Setup of build 44:
// fft16
module fft16 (
    input  wire              clk,
    input  wire              rst_n,
    input  wire              start,
    input  wire signed [8:0] din_i,
    input  wire signed [8:0] din_q,
    output wire              ready,
    output wire              dout_valid,
    output wire signed [8:0] dout_i,
    output wire signed [8:0] dout_q
);
clock: 9.91 ns
lec_check: 0
cap_margin: 20
core_margin: 2
core_utilization: 40
setup_slack_margin: -0.85
slew_margin: 20
run.sh (not shown) runs the stock make flow with config.mk's settings and CLKGATE_MAP_FILE=.
Build 44 had finished all stages when the layout checks came back failing, citing negative setup slack.
> inputs changed (build 44 -> build 26)
- SETUP_SLACK_MARGIN: -0.85 -> unset
- CORE_UTILIZATION: 40 -> 64
- the clock period (ns, I/O delays scaled along): 9.91 -> 11.1
Notes after the runs:
Build 26 finished every step from synthesis to the final layout, and the layout passed the timing, DRC and antenna checks. Proportion of register bits with asynchronous set or reset after synthesis came out exactly the same in build 44 and build 26. Against build 44, build 26 reports a placed wire-length estimate that is lower. Build 26 vs. build 44: sum of negative setup slack went up by 3.34 ns. Build 26: total length of routed met2 wires is 6.7 mm lower than what build 44 reported. Build 26: met3 track demand over resource in global routing 3.9 points above build 44. Build 26: measured slew at the worst slew-check pin 0.026 ns below build 44. Compared to build 44, build 26 has average vias per placed instance 16% higher.
Setup changes, build 26 to build 46
- swapping 64 for 30 in CORE_UTILIZATION
- swapping 11.1 for 14.4 in the clock period (ns, I/O delays scaled along)
==> results <==
- Core utilization was higher in the run labelled build 26.
- Relative to build 26, the number of nets at the end of the flow of build 46 is lower by 75.
- Worst hold slack, build 46 and build 26: larger value in build 46
- [compare] base=build 26 new=build 46: final area moved up.
- Compared with build 26, build 46 shows a sum of met2 wire segment lengths after detailed routing that is 6.4 mm higher.
#### Input delta (build 97 over build 46)
- a change of CORE_UTILIZATION from 30 to 40
- a change of the clock period (ns, I/O delays scaled along) from 14.4 to 9.91
==> results <==
- Build 46 reached the end of the flow, and the finished layout is clean on the timing, DRC and antenna checks.
- Build 97 has completed all stages; timing, DRC and antenna checks passed.
- First-pass GRT wire length (build 97 vs. build 46) increases slightly
- Comparing build 46 and build 97, the higher overall routed net length is on build 97.
- Non-clock buffer count (build 97 vs. build 46) increases by more than 100%
- Note that the final design area excluding fillers recorded for build 46 amounts to 0.913 times the value seen in build 97.
The inputs of build 64 differ from those of build 97 as listed below.
- putting SETUP_SLACK_MARGIN at -0.58 where nothing was set
- swapping 40 for 72 in CORE_UTILIZATION
- swapping 9.91 for 6.0 in the clock period (ns, I/O delays scaled along)
Findings:
Relative to build 97, post-cts sizing count has increased by 310 in build 64.
Build 64 against build 97: post-placement cell area has increased; worst slack after detailed placement has decreased; vertical die size has decreased; number of hold buffers added after CTS has remained practically unchanged; yosys synthesis chip area has remained practically unchanged.
Seen in the log of build 64: DPL-0033 during 5_1_grt, after which the run never completed.
The total number of placement rows reported for build 64 is smaller than that of build 97 by 26%.
Die area went down by more than a quarter going from build 97 to build 64.
Measured against build 64, the core box area of build 97 comes out at 1.8 times the reference value.

* * *

fft16 again, from the RTL that the note above started with.
make LEC_CHECK=0 CAP_MARGIN=20 CELL_PAD_IN_SITES_DETAIL_PLACEMENT=1 CORE_MARGIN=2 CORE_UTILIZATION=33 GPL_ROUTABILITY_DRIVEN=1 MIN_ROUTING_LAYER=met2 PLACE_DENSITY=0.59 SLEW_MARGIN=20 finish   # period 8.73 ns
The baseline completed, yet does not pass: negative setup slack.
Next try:
CELL_PAD_IN_SITES_DETAIL_PLACEMENT = default   (was 1)
CORE_UTILIZATION = 56   (was 33)
GPL_ROUTABILITY_DRIVEN = default   (was 1)
MIN_ROUTING_LAYER = default   (was met2)
PLACE_DENSITY = default   (was 0.59)
clock period = 9.91 ns   (was 8.73 ns; I/O delays follow)
Effect:
- Now the flow went through all stages and came out clean
- clock skew shrinks by 0.038 ns
- routed wire length decreases by 18%
- synthesized cell count is unchanged
- clock-buffer cell count goes up by 4
- core utilization came out higher by 25 points
- design area decreases by 8.4%
- die area goes down by 41%
- sequential share of layout area rose by 2.8 points
- synthesized area stays the same
- flip-flop count stays the same
Next try:
CORE_UTILIZATION = 70   (was 56)
SETUP_SLACK_MARGIN = -0.58   (was default)
clock period = 5.88 ns   (was 9.91 ns; I/O delays follow)
Effect: This time the run completed and failed the layout checks on negative setup slack; final area climbs by a few percent; core utilization climbs by 20 points; non-clock buffer count climbs by 269; count of clock-buffer cells in the layout drops by 13; via count climbs by roughly a tenth; routed wire length climbs by roughly a tenth; setup slack gets worse by 4.5 ns; sequential share of layout area drops by 1.0 points.
Next try:
CORE_UTILIZATION = 40   (was 70)
SETUP_SLACK_MARGIN = default   (was -0.58)
clock period = 10.0 ns   (was 5.88 ns; I/O delays follow)
Result: This time the run ran to the end with no violations. Synthesized cell count is unchanged. Via count fell by 13%. Setup slack improved by 4.5 ns. Utilization decreases by 41 points. Global-route usage came out lower by 21 points. Register-to-register slack improved by 4.5 ns. Wire length fell by 12%.
Next try:
CORE_UTILIZATION = 70   (was 40)
clock period = 7.16 ns   (was 10.0 ns; I/O delays follow)
=> This time the run failed in 4_1_cts, error DPL-0033. Synthesized area is unchanged. Die size goes down by well over a third. Synthesized cell count stays the same.

* * *

## run A
fft16 again, from the RTL that the note above started with.
==> flow/design.v (excerpt) <==
module fft16 (
    input  wire              clk,
    input  wire              rst_n,
    input  wire              start,
    input  wire signed [8:0] din_i,
    input  wire signed [8:0] din_q,
    output wire              ready,
    output wire              dout_valid,
    output wire signed [8:0] dout_i,
    output wire signed [8:0] dout_q
);
==> flow/config.mk <==
export PLATFORM = sky130hd
export DESIGN_NAME = fft16
export DESIGN_NICKNAME = fft16
export VERILOG_FILES = /design/flow/design.v
export SDC_FILE = /design/flow/constraint.sdc
export NUM_CORES = 4
export LEC_CHECK = 0
export ABC_AREA = 1
export CAP_MARGIN = 5
export CELL_PAD_IN_SITES_DETAIL_PLACEMENT = 0
export CORE_ASPECT_RATIO = 0.83
export CORE_MARGIN = 2
export CORE_UTILIZATION = 72
export GPL_ROUTABILITY_DRIVEN = 1
export PLACE_DENSITY = 0.35
export SETUP_SLACK_MARGIN = -0.55
export SLEW_MARGIN = 20
==> flow/constraint.sdc <==
create_clock -name core_clock -period 12.4 [get_ports {clk}]
set_input_delay 2.4800 -clock core_clock [delete_from_list [all_inputs] [get_ports {clk}]]
set_output_delay 2.4800 -clock core_clock [all_outputs]
set_load 0.01 [all_outputs]
Edits applied to the flow inputs when going from run A to run B:
Settings: putting PLACE_DENSITY_LB_ADDON at 0.28 where nothing was set; clearing CORE_ASPECT_RATIO, which used to be 0.83; swapping 72 for 40 in CORE_UTILIZATION; swapping 1 for 0 in ABC_AREA; swapping 5 for 20 in CAP_MARGIN; clearing PLACE_DENSITY, which used to be 0.35; swapping 12.4 for 13.9 in the clock period (ns, I/O delays scaled along).
Results
- Looking at area share of and/or/nand/nor cells after synthesis across run B and run A, the one that comes out lower is run B.
- | clock-cell share of area | higher: run B |
- Compared with run A, run B shows synthesized area lower by 3.1%.
- Met2 routed wirelength, run B and run A: lower on run A
- Compared with run A, run B shows a fraction of the cycle the final worst path needs that is 8.3 points lower.
- Run B vs. run A: number of sinks driven by the clock tree closely matched the old numbers, critical path depth decreased by 15 relative to the old numbers.
- Run comparison: run A top layer used by detailed routing met4; run B top layer used by detailed routing met5
- Relative to run A, share of the core filled by cells before placement has decreased by 33 points in run B.
Inputs modified between run B and run C:
Settings: clearing SETUP_SLACK_MARGIN, which used to be -0.55; clearing PLACE_DENSITY_LB_ADDON, which used to be 0.28; clearing GPL_ROUTABILITY_DRIVEN, which used to be 1; clearing ABC_AREA, which used to be 0; clearing CELL_PAD_IN_SITES_DETAIL_PLACEMENT, which used to be 0; swapping 40 for 62 in CORE_UTILIZATION; swapping 13.9 for 9.88 in the clock period (ns, I/O delays scaled along).
--- outcome ---
Compared with run B, in run C detailed-router iteration count before antenna repair increased 1, final cycle utilization of the critical path increased 14 points, total via count in the routed design increased 2336, worst path setup slack after routing decreased 1.94 ns. Going from run B to run C, later-pin clock latency in the skew report shrinks by 0.04 ns. No crash in run C: every stage finished, but the layout fails its final checks due to setup timing. Transition time of the tightest slew-check pin in run C is 0.16 ns higher than in run B.
Input changes introduced in run D (baseline for comparison: run C):
Settings: CORE_UTILIZATION now 68, was 62; TNS_END_PERCENT now 30, previously not set; the clock period (ns, I/O delays scaled along) now 8.53, was 9.88.
Notes after the runs:
Delta (run D minus run C): total setup violations reported at the end of the flow picked up an extra 35; setup slack lost 1.15 ns.
[run D] flow finished | final checks: failed | reasons: setup timing
Run C fits on a die that is larger than the die of run D.
Looking at detailed-router iteration count before antenna repair, run D sits 1 lower than run C does.
Going from run C to run D, the overall global routing resource usage was found to have gone up by 3.8 points.
Run D reports a higher post-route clock period utilization than run C does.
The more densely filled core belongs to run D, not run C.
Compared run D vs run C, and critical-path maximum fanout is up in run D.
Per the comparison of run D with run C, last weighted congestion value of the routability-driven placer now larger.
[inputs] run E vs run D
Settings: a change of CORE_UTILIZATION from 68 to 72; an added CTS_CLUSTER_SIZE of 47; a deleted TNS_END_PERCENT that had been 30; a change of the clock period (ns, I/O delays scaled along) from 8.53 to 9.58.
Notes after the runs:
- Lower number of antenna violations at the first check in global routing was reported by run D, not run E.
- Looking at stage delay of the slowest cell on the critical path across run E and run D, the one that comes out higher is run E.
- Comparing run E and run D, the higher routed length on met2 was measured on run E.
- The placeable core area in run E was lower than what run D gave.
- Ran to the end and failed final checks on setup timing: run E.
- Setup slack: run E more than run D
- Compared to run D, run E has core utilization 4.6 points higher.
- Against run D, horizontal die size in run E fell by a few percent.
- [compare] base=run D new=run E: relative slew slack saw an increase; post-cts resize count saw an increase.
- Summary — iteration count of the initial detailed-routing pass, run E relative to run D: higher, by 3.
